==> v8: inputs <==
==> flow/design.v <==
`timescale 1ns/1ps
module fir(
	input			clk_100k,
	input			rst_n,
	input 	signed [8:0]	samp_in,
	output 	signed [8:0]	fir_out	
);
wire	signed [15:0]	b[0:20];
reg	signed [8:0]	samp[0:20]; 
wire signed [24:0]	mult[0:20];
wire signed [33:0]	sum;
assign b[0] = 16'h0312;
assign b[1] = 16'h03F8;
assign b[2] = 16'h0694;
assign b[3] = 16'h0AAD;
assign b[4] = 16'h0FE6;
assign b[5] = 16'h15BC;
assign b[6] = 16'h1B9F;
assign b[7] = 16'h20F9;
assign b[8] = 16'h2539;
assign b[9] = 16'h27F6;
assign b[10] = 16'h28E9;
assign b[11] = 16'h27F6;
assign b[12] = 16'h2539;
assign b[13] = 16'h20F9;
assign b[14] = 16'h1B9F;
assign b[15] = 16'h15BC;
assign b[16] = 16'h0FE6;
assign b[17] = 16'h0AAD;
assign b[18] = 16'h0694;
assign b[19] = 16'h03F8;
assign b[20] = 16'h0312;
integer i;
always @(posedge clk_100k or negedge rst_n) begin
	if(!rst_n) begin
		for(i=20;i>=0;i=i-1)begin
			samp[i] <= 0;
		end
	end
	else begin  
		for(i=20;i>0;i=i-1)begin
			samp[i] <= samp[i-1];
		end
		samp[0] <= samp_in;
	end
end
genvar j;
for(j=0;j<=20;j=j+1)begin
	assign mult[j] = $signed(samp[j])*$signed(b[j]);
end
assign sum = mult[0]+mult[1]+mult[2]+mult[3]+mult[4]+mult[5]+mult[6]+mult[7]+mult[8]+mult[9]+mult[10]+mult[11]+mult[12]+mult[13]+mult[14]+mult[15]+mult[16]+mult[17]+mult[18]+mult[19]+mult[20];
assign fir_out = sum[24:16];
endmodule
==> flow/run.sh <==
#!/bin/bash
# the make line also repeats each setting of config.mk as NAME=value (left out here)
make -C /OpenROAD-flow-scripts/flow DESIGN_CONFIG=/design/flow/config.mk WORK_HOME=/design/flow/orfs CLKGATE_MAP_FILE= finish
==> flow/config.mk <==
export PLATFORM = sky130hd
export DESIGN_NAME = fir
export DESIGN_NICKNAME = fir
export VERILOG_FILES = /design/flow/design.v
export SDC_FILE = /design/flow/constraint.sdc
export NUM_CORES = 4
export LEC_CHECK = 0
export ABC_AREA = 1
export CAP_MARGIN = 20
export CELL_PAD_IN_SITES_GLOBAL_PLACEMENT = 0
export CORE_ASPECT_RATIO = 0.83
export CORE_MARGIN = 2
export CORE_UTILIZATION = 72
export CTS_CLUSTER_DIAMETER = 217
export CTS_CLUSTER_SIZE = 14
export GPL_ROUTABILITY_DRIVEN = 1
export MAX_ROUTING_LAYER = met4
export MIN_ROUTING_LAYER = met1
export PLACE_DENSITY_LB_ADDON = 0.21
export SETUP_SLACK_MARGIN = -0.46
export SLEW_MARGIN = 20
==> flow/constraint.sdc <==
create_clock -name core_clock -period 9.17 [get_ports {clk_100k}]
set_input_delay 1.8340 -clock core_clock [delete_from_list [all_inputs] [get_ports {clk_100k}]]
set_output_delay 1.8340 -clock core_clock [all_outputs]
set_load 0.01 [all_outputs]
==> v36 (differences from v8) <==
Settings changed: ABC_AREA 1 to default, CAP_MARGIN 20 to 15, CELL_PAD_IN_SITES_GLOBAL_PLACEMENT 0 to default, CORE_ASPECT_RATIO 0.83 to default, CTS_CLUSTER_DIAMETER 217 to default, CTS_CLUSTER_SIZE 14 to default, GPL_ROUTABILITY_DRIVEN 1 to default, MAX_ROUTING_LAYER met4 to default, MIN_ROUTING_LAYER met1 to default, PLACE_DENSITY_LB_ADDON 0.21 to default, SETUP_SLACK_MARGIN -0.46 to -0.94.
==> flow/constraint.sdc (replaced) <==
create_clock -name core_clock -period 13.4 [get_ports {clk_100k}]
set_input_delay 2.6800 -clock core_clock [delete_from_list [all_inputs] [get_ports {clk_100k}]]
set_output_delay 2.6800 -clock core_clock [all_outputs]
set_load 0.01 [all_outputs]
==> deck_impl_summary.md <==
Synthesis and Place & Route Summary

Outcome
  • Outcome: complete, but fails checks
  • SO Faults: setup timing

Final timing
  • Final setup margin: -4.87 ns
  • Setup violators final: 9

Floorplanning
  • Fp_density: 0.731

Detailed routing
  • Routed via count: 44800

Logic synthesis
  • Top cells by count: 1746 x inv_1, 1175 x ha_1, 1108 x fa_1, 336 x nand2_1, 196 x a21oi_1

Clocking
  • Post-CTS sizing: 198
  • Worst-Skew Late Latency: 0.58 ns
[end of results for v8]
==> deck_impl_summary.md <==
Synthesis and Place & Route Summary

Logic synthesis
  • Mux share: 0.00133
  • Top cells by count: 1579 x inv_1, 1175 x ha_1, 1108 x fa_1, 189 x dfrtp_1, 127 x a21oi_1

Detailed routing
  • WL met3: 12900 µm
  • Routed via count: 38400

Floorplanning
  • Fp_density: 0.724
  • Die height: 277 µm
  • Die area: 76700 µm²

Final timing
  • Setup violators final: 9
  • Final setup margin: -1.62 ns

Outcome
  • Outcome: complete, but fails checks
  • SO Faults: setup timing

Min path
  • Hold-critical path depth: 0

Setup path
  • Worst Setup SP: samp[11][2]

Clocking
  • Post-CTS sizing: 148
[end of results for v36]

* * *

==> run C <==
// fir: RTL as listed in full above, without the edits since
Settings: LEC_CHECK=0, CAP_MARGIN=20, CELL_PAD_IN_SITES_GLOBAL_PLACEMENT=1, CORE_ASPECT_RATIO=1.47, CORE_MARGIN=2, CORE_UTILIZATION=68, CTS_CLUSTER_DIAMETER=272, CTS_CLUSTER_SIZE=99, GPL_ROUTABILITY_DRIVEN=1, MIN_ROUTING_LAYER=met1, SLEW_MARGIN=20; clock period 19.7 ns.
run.sh (not shown) runs the stock make flow with config.mk's settings and CLKGATE_MAP_FILE=.
==> run Z (differences from run C) <==
ABC_AREA = 1   (was not set)
CAP_MARGIN = 15   (was 20)
CELL_PAD_IN_SITES_GLOBAL_PLACEMENT = not set   (was 1)
CORE_ASPECT_RATIO = not set   (was 1.47)
CORE_UTILIZATION = 72   (was 68)
CTS_CLUSTER_DIAMETER = 396   (was 272)
CTS_CLUSTER_SIZE = not set   (was 99)
GPL_ROUTABILITY_DRIVEN = not set   (was 1)
MIN_ROUTING_LAYER = not set   (was met1)
SETUP_SLACK_MARGIN = -0.56   (was not set)
==> flow/constraint.sdc (replaced) <==
create_clock -name core_clock -period 11.9 [get_ports {clk_100k}]
set_input_delay 2.3800 -clock core_clock [delete_from_list [all_inputs] [get_ports {clk_100k}]]
set_output_delay 2.3800 -clock core_clock [all_outputs]
set_load 0.01 [all_outputs]
==> run A (differences from run C) <==
CELL_PAD_IN_SITES_DETAIL_PLACEMENT = 2   (was not set)
CELL_PAD_IN_SITES_GLOBAL_PLACEMENT = 2   (was 1)
CORE_ASPECT_RATIO = 0.6   (was 1.47)
CORE_MARGIN = 8   (was 2)
CORE_UTILIZATION = 72   (was 68)
CTS_CLUSTER_DIAMETER = 52   (was 272)
CTS_CLUSTER_SIZE = not set   (was 99)
MIN_ROUTING_LAYER = met2   (was met1)
PLACE_DENSITY_LB_ADDON = 0.21   (was not set)
TNS_END_PERCENT = 90   (was not set)
==> comparison table <==
Buffer levels on the longest clock path: run C 2; run Z 2; run A -
Final period util: run C 0.919; run Z 1.20; run A -
Fa+ha+maj area frac: run C 0.688; run Z 0.676; run A 0.688
Fin Clk Skew: run C 14.6 ps; run Z 28.5 ps; run A -
Number of cell instances on the worst register-to-register path: run C 0; run Z 0; run A -
Compound-cell area share of the yosys netlist: run C 0.0482; run Z 0.0376; run A 0.0482
WL met3: run C 6600 um; run Z 14100 um; run A -
CTS clock-pin slew for the worst setup and hold paths: run C 90 ps; run Z 90 ps; run A -
Setup repair after global routing missed its margin: run C no; run Z yes; run A -
CTS H-Tree Depth: run C 4; run Z 4; run A -
Met3 usage: run C 0.0642; run Z 0.110; run A -
Pre-CTS WS: run C 2260 ps; run Z -2350 ps; run A -
Worst endpoint required time: run C 15760 ps; run Z 9520 ps; run A -
Insertion delay of the later-clocked pin in the worst-skew pair: run C 540 ps; run Z 550 ps; run A -
Clk root buf: run C sky130_fd_sc_hd__clkbuf_16; run Z sky130_fd_sc_hd__clkbuf_16; run A -
Area of the multi-input gates: run C 0.0429 sq mm; run Z 0.0446 sq mm; run A -
Final total negative setup slack: run C 0 ps; run Z -20400 ps; run A -
Worst Setup Slack, final: run C 1600 ps; run Z -2390 ps; run A -
Count of endpoints failing hold in the final timing report: run C 0; run Z 0; run A -
Multi-input logic cell count: run C 3204; run Z 3445; run A -
Relative area of clock buffers and inverters in the final design: run C 0.0108; run Z 0.00995; run A -
Starting density of the core: run C 0.689; run Z 0.731; run A 0.728
Status: run C no timing/DRC/antenna violations; run Z complete, but fails checks; run A stopped before the end
Failing step: run C -; run Z -; run A global placement without I/O
Layout check failures: run C -; run Z setup timing; run A -
R2R Setup Slk: run C 18540 ps; run Z 10850 ps; run A -
Number of nets in the finished design: run C 7309; run Z 8504; run A -
Final hold slack: run C 478 ps; run Z 476 ps; run A -

* * *

==> inputs of v25 <==
// fir: RTL as listed in full above, without the edits since
make LEC_CHECK=0 ABC_AREA=1 CAP_MARGIN=20 CELL_PAD_IN_SITES_DETAIL_PLACEMENT=0 CELL_PAD_IN_SITES_GLOBAL_PLACEMENT=3 CORE_ASPECT_RATIO=0.71 CORE_MARGIN=10 CORE_UTILIZATION=69 CTS_CLUSTER_SIZE=81 PLACE_DENSITY=0.83 SLEW_MARGIN=5 TNS_END_PERCENT=35 finish   # period 23.9 ns
==> v16 (differences from v25) <==
==> flow/config.mk (replaced) <==
export PLATFORM = sky130hd
export DESIGN_NAME = fir
export DESIGN_NICKNAME = fir
export VERILOG_FILES = /design/flow/design.v
export SDC_FILE = /design/flow/constraint.sdc
export NUM_CORES = 4
export LEC_CHECK = 0
export CAP_MARGIN = 20
export CORE_MARGIN = 2
export CORE_UTILIZATION = 43
export SLEW_MARGIN = 20
==> flow/constraint.sdc (replaced) <==
create_clock -name core_clock -period 15.8 [get_ports {clk_100k}]
set_input_delay 3.1600 -clock core_clock [delete_from_list [all_inputs] [get_ports {clk_100k}]]
set_output_delay 3.1600 -clock core_clock [all_outputs]
set_load 0.01 [all_outputs]
==> qor summary <==
| item | v25 | v16 |
|---|---|---|
| Floorplan core area | 0.0780 mm² | 0.124 mm² |
| Count of different cell masters after synthesis | 51 | 71 |
| Width of the chip | 354 µm | 357 µm |
| XORs/XNORs by Area | 3.14% | 3.35% |
| Sequential share of the synthesized area | 8.67% | 8.82% |
| Area fraction in compound gates after synthesis | 3.76% | 4.82% |
| Height of the die | 257 µm | 357 µm |
| Cell count in the Yosys report | 5,389 | 4,978 |
| Share of synthesized cell area in and, or, nand and nor gates | 4.76% | 2.97% |
| Area share of the largest cell type after synthesis | 40.6% | 41.4% |
| Result of the run | aborted with a tool error | no timing/DRC/antenna violations |
| Stage where the flow stopped | global placement without I/O (3_1_place_gp_skip_io) | - |
| FA/HA/MAJ Cells, Area Fraction | 67.6% | 68.8% |
| Post-synth mux share | 0% | 0.133% |
| Post-synth design cell area | 0.0546 mm² | 0.0536 mm² |
| Post-synth net total | 7,683 | 7,272 |
| Gate Count Post-Synth | 5,389 | 4,978 |
| Chip footprint | 0.0909 mm² | 0.128 mm² |

* * *

==> run a <==
RTL: the design.v shown in full above, as it stands there.
clock: 4.5 ns
lec_check: 0
abc_area: 1
cap_margin: 20
core_margin: 2
core_utilization: 72
cts_cluster_diameter: 232
gpl_routability_driven: 0
max_routing_layer: met4
place_density_lb_addon: 0.01
setup_slack_margin: 1.16
slew_margin: 20
==> run b (differences from run a) <==
Settings changed: CAP_MARGIN 20 to 15, CTS_CLUSTER_DIAMETER 232 to 396, GPL_ROUTABILITY_DRIVEN 0 to unset, MAX_ROUTING_LAYER met4 to unset, PLACE_DENSITY_LB_ADDON 0.01 to unset, SETUP_SLACK_MARGIN 1.16 to 1.1.
==> flow/constraint.sdc (replaced) <==
create_clock -name core_clock -period 12.6 [get_ports {clk_100k}]
set_input_delay 2.5200 -clock core_clock [delete_from_list [all_inputs] [get_ports {clk_100k}]]
set_output_delay 2.5200 -clock core_clock [all_outputs]
set_load 0.01 [all_outputs]
==> run c (differences from run a) <==
Settings changed: CAP_MARGIN 20 to 15, CTS_CLUSTER_DIAMETER 232 to 221, GPL_ROUTABILITY_DRIVEN 0 to unset, MAX_ROUTING_LAYER met4 to unset, PLACE_DENSITY_LB_ADDON 0.01 to unset, SETUP_SLACK_MARGIN 1.16 to 1.1.
==> flow/constraint.sdc (replaced) <==
create_clock -name core_clock -period 13.4 [get_ports {clk_100k}]
set_input_delay 2.6800 -clock core_clock [delete_from_list [all_inputs] [get_ports {clk_100k}]]
set_output_delay 2.6800 -clock core_clock [all_outputs]
set_load 0.01 [all_outputs]
==> run d (differences from run a) <==
Settings changed: ABC_AREA 1 to unset, CAP_MARGIN 20 to 15, CORE_UTILIZATION 72 to 40, CTS_CLUSTER_DIAMETER 232 to 235, CTS_CLUSTER_SIZE set to 40, GPL_TIMING_DRIVEN set to 1, PLACE_DENSITY_LB_ADDON 0.01 to unset, SETUP_SLACK_MARGIN 1.16 to unset, TNS_END_PERCENT set to 90.
==> flow/constraint.sdc (replaced) <==
create_clock -name core_clock -period 16.0 [get_ports {clk_100k}]
set_input_delay 3.2000 -clock core_clock [delete_from_list [all_inputs] [get_ports {clk_100k}]]
set_output_delay 3.2000 -clock core_clock [all_outputs]
set_load 0.01 [all_outputs]
==> comparison <==
Clock skew: run d < run b < run a < run c. Run a finished with negative setup slack left. Run d ran to the end with no violations. Run b completed, yet does not pass: negative setup slack. Run c reached the layout checks and failed them: negative setup slack. Global-route usage: run b is higher than run c (0.65 points). Sequential share of layout area: run a < run b < run c < run d. Area after synthesis: run a is larger than run d (1.8%). Via count: run d is smaller than run c (16%).
==> figures <==
| item | run b | run c | run d | run a |
|---|---|---|---|---|
| Run status | failed layout checks | failed layout checks | no timing/DRC/antenna violations | failed layout checks |
| Layout check failures | negative setup slack | negative setup slack | - | negative setup slack |
| Part of the Yosys area used for sequential elements | 0.0867 | 0.0867 | 0.0882 | 0.0867 |
| Count of filler cells inserted in the layout | 3,964 | 4,130 | 12,600 | 3,650 |
| Highest cell delay on the worst timing path | 0.65 ns | 0.58 ns | 0.67 ns | 0.67 ns |
| Place WS | -1.78 ns | -1.14 ns | -0.0478 ns | -8.38 ns |
| Met3 track utilization from global routing | 0.0835 | 0.0878 | 0.0302 | 0.112 |
| CP Launch Point | samp[4][0]$_DFF_PN0_ | samp[5][4]$_DFF_PN0_ | samp[9][0]$_DFF_PN0_ | samp[4][0]$_DFF_PN0_ |
| Critical Path AT | 11.93 ns | 11.82 ns | 12.43 ns | 12.59 ns |
| Non-Clock Buffer Area Fraction | 0.0932 | 0.0863 | 0.0138 | 0.119 |
| Instance count of the mapped netlist | 5,389 | 5,389 | 4,978 | 5,389 |
| Pre-Place Util | 0.731 | 0.731 | 0.402 | 0.731 |
| Finished Core Util | 0.858 | 0.847 | 0.434 | 0.878 |
| Fraction of the mapped netlist area in adder cells | 0.676 | 0.676 | 0.688 | 0.676 |
| Synthesized-area fraction occupied by ao, oa, aoi and oai cells | 0.0376 | 0.0376 | 0.0482 | 0.0376 |
| Post-synth area from yosys stat | 54,600 sq um | 54,600 sq um | 53,600 sq um | 54,600 sq um |
| Slack of the worst reg-to-reg path | 11.51 ns | 12.33 ns | 14.95 ns | 3.52 ns |

* * *

==> inputs of wip/raven <==
Starts from the design.v that is shown in full above.
clock: 19.7 ns
lec_check: 0
cap_margin: 20
cell_pad_in_sites_global_placement: 1
core_aspect_ratio: 1.47
core_margin: 2
core_utilization: 68
cts_cluster_diameter: 272
cts_cluster_size: 99
gpl_routability_driven: 0
hold_slack_margin: 0.28
min_routing_layer: met1
place_density: 0.42
slew_margin: 20
tns_end_percent: 15
==> inputs of wip/delta, as changes to wip/raven <==
CORE_UTILIZATION = 72   (was 68)
CTS_CLUSTER_DIAMETER = 217   (was 272)
CTS_CLUSTER_SIZE = unset   (was 99)
GPL_ROUTABILITY_DRIVEN = 1   (was 0)
HOLD_SLACK_MARGIN = unset   (was 0.28)
MAX_ROUTING_LAYER = met4   (was unset)
PLACE_DENSITY = unset   (was 0.42)
PLACE_DENSITY_LB_ADDON = 0.21   (was unset)
TNS_END_PERCENT = unset   (was 15)
==> flow/constraint.sdc (replaced) <==
create_clock -name core_clock -period 12.7 [get_ports {clk_100k}]
set_input_delay 2.5400 -clock core_clock [delete_from_list [all_inputs] [get_ports {clk_100k}]]
set_output_delay 2.5400 -clock core_clock [all_outputs]
set_load 0.01 [all_outputs]
==> results <==
In wip/raven the register-to-register slack is better than in wip/delta, by 6900 ps. Area after synthesis is the same in wip/raven and wip/delta. Worst setup slack: wip/raven is better than wip/delta (4200 ps). In synthesized cell count, wip/delta and wip/raven do not differ. Of wip/delta and wip/raven, wip/delta has the higher core utilization (gap 12 points). In wip/raven the sequential share of layout area is higher than in wip/delta, by 0.86 points. In wip/raven the non-clock buffer count is lower than in wip/delta, by 738. wip/raven went through all stages and came out clean. wip/delta finished but failed the layout checks on negative setup slack. In wip/delta the global-route usage is higher than in wip/raven, by 6.9 points. Between wip/raven and wip/delta, the lower routed wire length is in wip/raven (gap 8.8%, measured against wip/delta). In wip/delta the hold slack is better than in wip/raven, by 4.9 ps. Sequential cell count is the same in wip/delta and wip/raven.
